==> flow/design.v (excerpt) <==
module spi_host #
	(
		parameter C_S_AXIS_TDATA_WIDTH = 32,
		parameter integer C_S_AXI_DATA_WIDTH	= 32,
		parameter integer C_S_AXI_ADDR_WIDTH	= 8,
		parameter integer SPI_CS_WIDTH	= 16
	) (
	input spi_clk_i,
	output spi_clk_o,
	output spi_clk_t,
	input spi_mosi_i,
	output spi_mosi_o,
	output spi_mosi_t,
	input spi_miso_i,
	output spi_miso_o,
	output spi_miso_t,
	input [SPI_CS_WIDTH - 1:0]spi_cs_i,
	output [SPI_CS_WIDTH - 1:0]spi_cs_o,
	output [SPI_CS_WIDTH - 1:0]spi_cs_t,
	input  s_axi_aclk,
	input  s_axi_aresetn,
	input [C_S_AXI_ADDR_WIDTH-1 : 0] s_axi_awaddr,
	input  s_axi_awvalid,
	output  s_axi_awready,
	input [C_S_AXI_DATA_WIDTH-1 : 0] s_axi_wdata,
	input  s_axi_wvalid,
	output  s_axi_wready,
	output [1 : 0] s_axi_bresp,
	output  s_axi_bvalid,
	input  s_axi_bready,
	input [C_S_AXI_ADDR_WIDTH-1 : 0] s_axi_araddr,
	input  s_axi_arvalid,
	output  s_axi_arready,
	output [C_S_AXI_DATA_WIDTH-1 : 0] s_axi_rdata,
	output [1 : 0] s_axi_rresp,
	output  s_axi_rvalid,
	input  s_axi_rready,
	output  s_axis_tready,
	input [C_S_AXIS_TDATA_WIDTH-1 : 0] s_axis_tdata,
	input  s_axis_tlast,
	input  s_axis_tvalid,
	input  m_axis_tready,
	output [C_S_AXIS_TDATA_WIDTH-1 : 0] m_axis_tdata,
	output  m_axis_tlast,
	output  m_axis_tvalid
);
localparam integer OP_STATUS_ADDR = 0;
localparam integer DATA_ACCESS_ADDR = 4;
localparam integer SPI_CS_W1C_ADDR = 8;
localparam integer SPI_CHIP_SEL_ADDR = 12;
localparam integer SPI_CS_W1S_ADDR = 16;
localparam integer SPI_CTL_ADDR = 20;
localparam integer SPI_CLK_SPCL_ADDR = 24;
localparam integer SPI_BURST_CNT_ADDR = 28;
wire rst_n;
assign rst_n = s_axi_aresetn;
reg [C_S_AXI_ADDR_WIDTH-1:0]awaddr_r;
wire aw_success;
assign aw_success = s_axi_awvalid & s_axi_awready;
reg [C_S_AXI_ADDR_WIDTH-1:0]araddr_r;
wire ar_success;
assign ar_success = s_axi_arvalid & s_axi_arready;
wire spi_state_is_idle;
assign spi_state_is_idle = (spi_control_state == AXI_SPI_STATE_IDLE);
always @(posedge s_axi_aclk or negedge rst_n ) begin
	if(~rst_n)begin
		awaddr_r <= 0;
  ...
Size in the first run: roughly 1500 cells after synthesis, about 250 flip-flops, ~220 I/O pins.
Settings: LEC_CHECK=0, CAP_MARGIN=0, CORE_MARGIN=2, CORE_UTILIZATION=71, CTS_CLUSTER_DIAMETER=47, CTS_CLUSTER_SIZE=27, GPL_ROUTABILITY_DRIVEN=1, MAX_ROUTING_LAYER=met4, PLACE_DENSITY=0.66, SETUP_SLACK_MARGIN=0.69, SLEW_MARGIN=20; clock period 4.3 ns.
run.sh (not shown) runs the stock make flow with config.mk's settings and CLKGATE_MAP_FILE=.
Change:
- CAP_MARGIN: 0 -> 20
- CORE_UTILIZATION: 71 -> 63
- CTS_CLUSTER_DIAMETER: 47 -> default
- CTS_CLUSTER_SIZE: 27 -> default
- GPL_ROUTABILITY_DRIVEN: 1 -> default
- MAX_ROUTING_LAYER: met4 -> default
- PLACE_DENSITY: 0.66 -> 0.6
- SETUP_SLACK_MARGIN: 0.69 -> default
- clock period: 4.3 -> 7.69 ns (I/O delays scaled with it)
The changed run finished clean.
Total power fell by about 50%.
Combinational power falls by 53%.
Routed wire length falls by about 23%.
Register-to-register slack improves by 3200 ps.
Worst setup slack improves by 800 ps.
Change:
- ABC_AREA: default -> 1
- CORE_UTILIZATION: 63 -> 72
- clock period: 7.69 -> 7.34 ns (I/O delays scaled with it)
What happened:
- register-to-register slack got worse by 650 ps
- die area shrinks by 5.8%
- wire length grows by 35%
- cell count grows by 36%

========
run A:
Starting RTL as in the previous note.
==> flow/config.mk <==
export PLATFORM = sky130hd
export DESIGN_NAME = spi_host
export DESIGN_NICKNAME = spi_host
export VERILOG_FILES = /design/flow/design.v
export SDC_FILE = /design/flow/constraint.sdc
export NUM_CORES = 4
export LEC_CHECK = 0
export CAP_MARGIN = 20
export CORE_MARGIN = 2
export CORE_UTILIZATION = 65
export CTS_CLUSTER_SIZE = 27
export GPL_ROUTABILITY_DRIVEN = 1
export MAX_ROUTING_LAYER = met4
export PLACE_DENSITY = 0.66
export SETUP_SLACK_MARGIN = 1.19
export SLEW_MARGIN = 20
==> flow/constraint.sdc <==
create_clock -name core_clock -period 7.04 [get_ports {s_axi_aclk}]
set_input_delay 1.4080 -clock core_clock [delete_from_list [all_inputs] [get_ports {s_axi_aclk}]]
set_output_delay 1.4080 -clock core_clock [all_outputs]
set_load 0.01 [all_outputs]
Run A reached the final stage; the timing, design-rule and antenna checks on its layout passed.
Edits applied to the flow inputs when going from run A to run B:
diff --git a/flow/config.mk b/flow/config.mk
--- a/flow/config.mk
+++ b/flow/config.mk
@@ -10,6 +10,2 @@
-export CORE_UTILIZATION = 65
-export CTS_CLUSTER_SIZE = 27
-export GPL_ROUTABILITY_DRIVEN = 1
-export MAX_ROUTING_LAYER = met4
-export PLACE_DENSITY = 0.66
-export SETUP_SLACK_MARGIN = 1.19
+export CORE_UTILIZATION = 72
+export CTS_CLUSTER_SIZE = 25
==> flow/constraint.sdc <==
create_clock -name core_clock -period 4.27 [get_ports {s_axi_aclk}]
set_input_delay 0.8540 -clock core_clock [delete_from_list [all_inputs] [get_ports {s_axi_aclk}]]
set_output_delay 0.8540 -clock core_clock [all_outputs]
set_load 0.01 [all_outputs]
==> results <==
Although it ran to completion, run B produced a layout that fails the final checks because of negative setup slack. Run A went all the way through synthesis, placement and routing and the layout is clean on timing, DRC and antenna. Sort run B and run A by first-pass GRT wire length asc -> top: run A. Sort run B and run A by clock power desc -> top: run B. Looking at class of the tightest hold or removal check, the in2async result is from run B; the reg2reg one comes from run A. | routed wire length | run B vs run A | worse |. Relative to run A, the final cell area reported for run B is higher.
### run B -> run C
diff --git a/flow/config.mk b/flow/config.mk
--- a/flow/config.mk
+++ b/flow/config.mk
@@ -11 +11,4 @@
-export CTS_CLUSTER_SIZE = 25
+export CTS_CLUSTER_DIAMETER = 91
+export CTS_CLUSTER_SIZE = 24
+export PLACE_DENSITY = 0.35
+export SETUP_SLACK_MARGIN = 0.63
@@ -12,0 +16 @@
+export TNS_END_PERCENT = 80
## What came out
Run C: PASS, flow complete, no timing, DRC or antenna violations. [compare] base=run B new=run C: first-iteration DRC count moved down, maximum operating frequency moved up. Looking at highest fanout seen on the critical path across run C and run B, the one that comes out lower is run C. Diff run B -> run C: placed cell count has remained practically unchanged; number of iterations in the first detailed-routing pass has decreased; met2 layer usage reported by global route has decreased; clock-pin slew on the worst setup and hold paths has increased.

========
Setup of run 1:
spi_host again, from the RTL that the note above started with.
==> flow/config.mk <==
export PLATFORM = sky130hd
export DESIGN_NAME = spi_host
export DESIGN_NICKNAME = spi_host
export VERILOG_FILES = /design/flow/design.v
export SDC_FILE = /design/flow/constraint.sdc
export NUM_CORES = 4
export LEC_CHECK = 0
export ABC_AREA = 1
export CAP_MARGIN = 15
export CELL_PAD_IN_SITES_DETAIL_PLACEMENT = 2
export CELL_PAD_IN_SITES_GLOBAL_PLACEMENT = 0
export CORE_ASPECT_RATIO = 1.15
export CORE_MARGIN = 4
export CORE_UTILIZATION = 42
export CTS_CLUSTER_DIAMETER = 23
export CTS_CLUSTER_SIZE = 27
export GPL_ROUTABILITY_DRIVEN = 1
export GPL_TIMING_DRIVEN = 0
export HOLD_SLACK_MARGIN = 0.14
export MAX_ROUTING_LAYER = met4
export MIN_ROUTING_LAYER = met2
export PLACE_DENSITY_LB_ADDON = 0.09
export SETUP_SLACK_MARGIN = 1.19
export SLEW_MARGIN = 25
export TNS_END_PERCENT = 40
==> flow/constraint.sdc <==
create_clock -name core_clock -period 11.4 [get_ports {s_axi_aclk}]
set_input_delay 2.2800 -clock core_clock [delete_from_list [all_inputs] [get_ports {s_axi_aclk}]]
set_output_delay 2.2800 -clock core_clock [all_outputs]
set_load 0.01 [all_outputs]
Run 1 | ERROR | detailed placement
Modified inputs, run 2 compared to run 1
- a deleted PLACE_DENSITY_LB_ADDON that had been 0.09
- a deleted CELL_PAD_IN_SITES_DETAIL_PLACEMENT that had been 2
- a deleted TNS_END_PERCENT that had been 40
- a change of CORE_MARGIN from 4 to 2
- a deleted MIN_ROUTING_LAYER that had been met2
- a change of CAP_MARGIN from 15 to 0
- a deleted GPL_TIMING_DRIVEN that had been 0
- a deleted CORE_ASPECT_RATIO that had been 1.15
- a deleted HOLD_SLACK_MARGIN that had been 0.14
- a deleted CELL_PAD_IN_SITES_GLOBAL_PLACEMENT that had been 0
- a change of CORE_UTILIZATION from 42 to 72
- a change of CTS_CLUSTER_DIAMETER from 23 to 47
- a change of SLEW_MARGIN from 25 to 20
- an added PLACE_DENSITY of 0.66
- a deleted ABC_AREA that had been 1
- a change of SETUP_SLACK_MARGIN from 1.19 to 0.6
- a change of the clock period (ns, I/O delays scaled along) from 11.4 to 4.3
--- outcome ---
Run 2 has completed all stages; timing, DRC and antenna checks passed.
The floorplan utilization number comes out lower for run 1 vs run 2.
In run 2, summed standard-cell area reported by yosys is lower than in run 1.
Of run 2 and run 1, the run reporting the higher share of synthesized cell area in and, or, nand and nor gates was run 1.
Modified inputs, run 3 compared to run 2
- a change of CAP_MARGIN from 0 to 20
- a deleted CTS_CLUSTER_SIZE that had been 27
- a deleted MAX_ROUTING_LAYER that had been met4
- a deleted SETUP_SLACK_MARGIN that had been 0.6
- a deleted CTS_CLUSTER_DIAMETER that had been 47
- a change of PLACE_DENSITY from 0.66 to 0.6
- a change of CORE_UTILIZATION from 72 to 66
- a deleted GPL_ROUTABILITY_DRIVEN that had been 1
- a change of the clock period (ns, I/O delays scaled along) from 4.3 to 5.87
--- outcome ---
Run 3 has completed all stages; timing, DRC and antenna checks passed. Run 2 has completed all stages; timing, DRC and antenna checks passed. Compared with run 2, run 3 improves worst setup slack. Diff run 2 -> run 3: worst stage delay on the critical path went up by 0.20 ns; final period utilization went down by 2.3 points. Power | run 3 below run 2. Run 2 has higher total vias in the final route than run 3. Compared with run 2, run 3 shows a final area that is 3.2% lower. NOTE placeable core area run 2->run 3 increased by a little under 10%.
What run 4 does differently from run 3 at the input level:
- CTS_CLUSTER_DIAMETER now 395, previously not set
- PLACE_DENSITY now 0.4, was 0.6
- CORE_UTILIZATION now 68, was 66
- the clock period (ns, I/O delays scaled along) now 8.67, was 5.87
## What came out
- Higher area growth from synthesis to layout was reported by run 3, not run 4.
- Run 4 against run 3: placer congestion estimate rose 10%; number of buffers added by the clock tree synthesis step went down.
- Run 3 vs run 4, worst-path cell with the longest stage delay: sky130_fd_sc_hd__o311ai_0 vs sky130_fd_sc_hd__a211oi_4
- Global-route track usage on met2: run 3 vs run 4 — no meaningful difference
Here is what was changed in the inputs of run 5 compared with run 4.
- PLACE_DENSITY: 0.4 -> 0.6
- CORE_UTILIZATION: 68 -> 23
- CTS_CLUSTER_DIAMETER: 395 -> unset
- the clock period (ns, I/O delays scaled along): 8.67 -> 11.4
==> comparison <==
In terms of total leakage power, run 4 and run 5 differ only marginally.
Measured against run 5, the routed wire length of run 4 comes out at 0.884 times the reference value.
From run 4 to run 5 the numbers moved as follows: count of TritonRoute iterations in the first routing pass shows a reduction of 3, final design instance area without fill shows an increase of about 3.7%, level count of the clock H-tree shows no meaningful change.
Looking at main power-consuming group, the sequential cells result is from run 4; the combinational logic one comes from run 5.
Via count of the first global-routing pass: run 4 and run 5 compared, higher one is run 4
Looking at delay of the slowest cell on the worst path across run 4 and run 5, the one that comes out higher is run 4.

========
spi_host again, from the RTL that the note above started with.
Settings: LEC_CHECK=0, CAP_MARGIN=35, CELL_PAD_IN_SITES_DETAIL_PLACEMENT=0, CELL_PAD_IN_SITES_GLOBAL_PLACEMENT=3, CORE_ASPECT_RATIO=0.67, CORE_MARGIN=2, CORE_UTILIZATION=40, HOLD_SLACK_MARGIN=0.11, PLACE_DENSITY=0.6, SETUP_SLACK_MARGIN=1.69, SLEW_MARGIN=20, TNS_END_PERCENT=85; clock period 13.3 ns.
Then changed:
Settings changed: CAP_MARGIN 35 to 20, CELL_PAD_IN_SITES_DETAIL_PLACEMENT 0 to not set, CELL_PAD_IN_SITES_GLOBAL_PLACEMENT 3 to not set, CORE_ASPECT_RATIO 0.67 to not set, CORE_UTILIZATION 40 to 72, CTS_CLUSTER_SIZE set to 24, HOLD_SLACK_MARGIN 0.11 to not set, PLACE_DENSITY 0.6 to 0.79, SETUP_SLACK_MARGIN 1.69 to not set, TNS_END_PERCENT 85 to not set.
Clock period 13.3 ns to 4.28 ns, I/O delays scaled along.
Outcome: The new run finished but failed the layout checks on setup timing. Via count climbs by 21%. Worst hold slack is worse by 0.22 ns. Count of clock-buffer cells in the layout went up by 6. Setup slack loses 5.1 ns. Routed wire length goes up by 19%. Non-clock buffer count goes up by 14. Synthesized cell count is unchanged.
Then changed:
Settings changed: CORE_UTILIZATION 72 to 40, CTS_CLUSTER_SIZE 24 to not set, PLACE_DENSITY 0.79 to 0.6.
Clock period 4.28 ns to 10.0 ns, I/O delays scaled along.
- The new run completed with no timing, DRC or antenna violations
- worst hold slack is better by 0.21 ns
- clock-buffer cell count grows by 5
- die area rose by 77%
- global-route usage is lower by 26 points
- total power is lower by 60%
- area after synthesis does not change
- critical path depth came out higher by 1
- non-clock buffer count came out lower by 31
- cell area falls by 0.62%
Then changed:
Settings changed: CORE_UTILIZATION 40 to 70, CTS_CLUSTER_SIZE set to 24.
Clock period 10.0 ns to 4.54 ns, I/O delays scaled along.
Utilization grows by 36 points.
Sequential share of layout area grows by 0.35 points.
Power grows by 120%.
First-iteration DRC count grows by 30%.
Clock-buffer cell count shrinks by 8.
Then changed:
Settings changed: CORE_ASPECT_RATIO set to 0.86, CORE_UTILIZATION 70 to 40, CTS_CLUSTER_SIZE 24 to not set, PLACE_DENSITY 0.6 to not set, PLACE_DENSITY_LB_ADDON set to 0.03.
Clock period 4.54 ns to 10.0 ns, I/O delays scaled along.
What happened: The changed run completed with no timing, DRC or antenna violations; hold slack gets better by 0.055 ns; worst setup slack gets better by 2.5 ns; total power came out lower by well over a third; final area climbs slightly; first-iteration DRC count drops by a quarter to a third; via count went down by a few percent; core utilization fell by 35 points.

========
spi_host again, from the RTL that the note above started with.
// spi_host
module spi_host #
	(
		parameter C_S_AXIS_TDATA_WIDTH = 32,
		parameter integer C_S_AXI_DATA_WIDTH	= 32,
		parameter integer C_S_AXI_ADDR_WIDTH	= 8,
		parameter integer SPI_CS_WIDTH	= 16
	) (
	input spi_clk_i,
	output spi_clk_o,
	output spi_clk_t,
	input spi_mosi_i,
	output spi_mosi_o,
	output spi_mosi_t,
	input spi_miso_i,
	output spi_miso_o,
	output spi_miso_t,
	input [SPI_CS_WIDTH - 1:0]spi_cs_i,
	output [SPI_CS_WIDTH - 1:0]spi_cs_o,
	output [SPI_CS_WIDTH - 1:0]spi_cs_t,
	input  s_axi_aclk,
	input  s_axi_aresetn,
	input [C_S_AXI_ADDR_WIDTH-1 : 0] s_axi_awaddr,
	input  s_axi_awvalid,
	output  s_axi_awready,
	input [C_S_AXI_DATA_WIDTH-1 : 0] s_axi_wdata,
	input  s_axi_wvalid,
	output  s_axi_wready,
	output [1 : 0] s_axi_bresp,
	output  s_axi_bvalid,
	input  s_axi_bready,
	input [C_S_AXI_ADDR_WIDTH-1 : 0] s_axi_araddr,
	input  s_axi_arvalid,
	output  s_axi_arready,
	output [C_S_AXI_DATA_WIDTH-1 : 0] s_axi_rdata,
	output [1 : 0] s_axi_rresp,
	output  s_axi_rvalid,
	input  s_axi_rready,
	output  s_axis_tready,
	input [C_S_AXIS_TDATA_WIDTH-1 : 0] s_axis_tdata,
	input  s_axis_tlast,
	input  s_axis_tvalid,
	input  m_axis_tready,
	output [C_S_AXIS_TDATA_WIDTH-1 : 0] m_axis_tdata,
	output  m_axis_tlast,
	output  m_axis_tvalid
);
localparam integer OP_STATUS_ADDR = 0;
localparam integer DATA_ACCESS_ADDR = 4;
localparam integer SPI_CS_W1C_ADDR = 8;
localparam integer SPI_CHIP_SEL_ADDR = 12;
localparam integer SPI_CS_W1S_ADDR = 16;
localparam integer SPI_CTL_ADDR = 20;
localparam integer SPI_CLK_SPCL_ADDR = 24;
localparam integer SPI_BURST_CNT_ADDR = 28;
wire rst_n;
assign rst_n = s_axi_aresetn;
reg [C_S_AXI_ADDR_WIDTH-1:0]awaddr_r;
wire aw_success;
assign aw_success = s_axi_awvalid & s_axi_awready;
reg [C_S_AXI_ADDR_WIDTH-1:0]araddr_r;
wire ar_success;
assign ar_success = s_axi_arvalid & s_axi_arready;
wire spi_state_is_idle;
assign spi_state_is_idle = (spi_control_state == AXI_SPI_STATE_IDLE);
always @(posedge s_axi_aclk or negedge rst_n ) begin
  ...
Settings: LEC_CHECK=0, CAP_MARGIN=20, CELL_PAD_IN_SITES_DETAIL_PLACEMENT=0, CORE_ASPECT_RATIO=1.76, CORE_MARGIN=2, CORE_UTILIZATION=21, CTS_CLUSTER_SIZE=89, GPL_TIMING_DRIVEN=1, MAX_ROUTING_LAYER=met5, PLACE_DENSITY_LB_ADDON=0.18, SETUP_SLACK_MARGIN=1.17, SLEW_MARGIN=20; clock period 4.84 ns.
Rerun with:
CELL_PAD_IN_SITES_DETAIL_PLACEMENT = default   (was 0)
CORE_ASPECT_RATIO = default   (was 1.76)
CORE_UTILIZATION = 40   (was 21)
CTS_CLUSTER_SIZE = default   (was 89)
GPL_TIMING_DRIVEN = default   (was 1)
MAX_ROUTING_LAYER = default   (was met5)
PLACE_DENSITY = 0.6   (was default)
PLACE_DENSITY_LB_ADDON = default   (was 0.18)
SETUP_SLACK_MARGIN = default   (was 1.17)
clock period = 7.69 ns   (was 4.84 ns; I/O delays follow)
Final area decreases by 7.3%.
Synthesized area does not change.
Routed wire length decreases by 22%.
Rerun with:
CORE_UTILIZATION = 72   (was 40)
CTS_CLUSTER_DIAMETER = 40   (was default)
CTS_CLUSTER_SIZE = 38   (was default)
HOLD_SLACK_MARGIN = -0.1   (was default)
clock period = 9.04 ns   (was 7.69 ns; I/O delays follow)
Final cell count fell by 10%.
Power fell by 12%.
Count of clock-buffer cells in the layout rose by 4.
Die area fell by 44%.
Global-route usage rose by 22 points.
Sequential cell count stays the same.
No activity file was given, so power comes from the tool's default toggle rates.
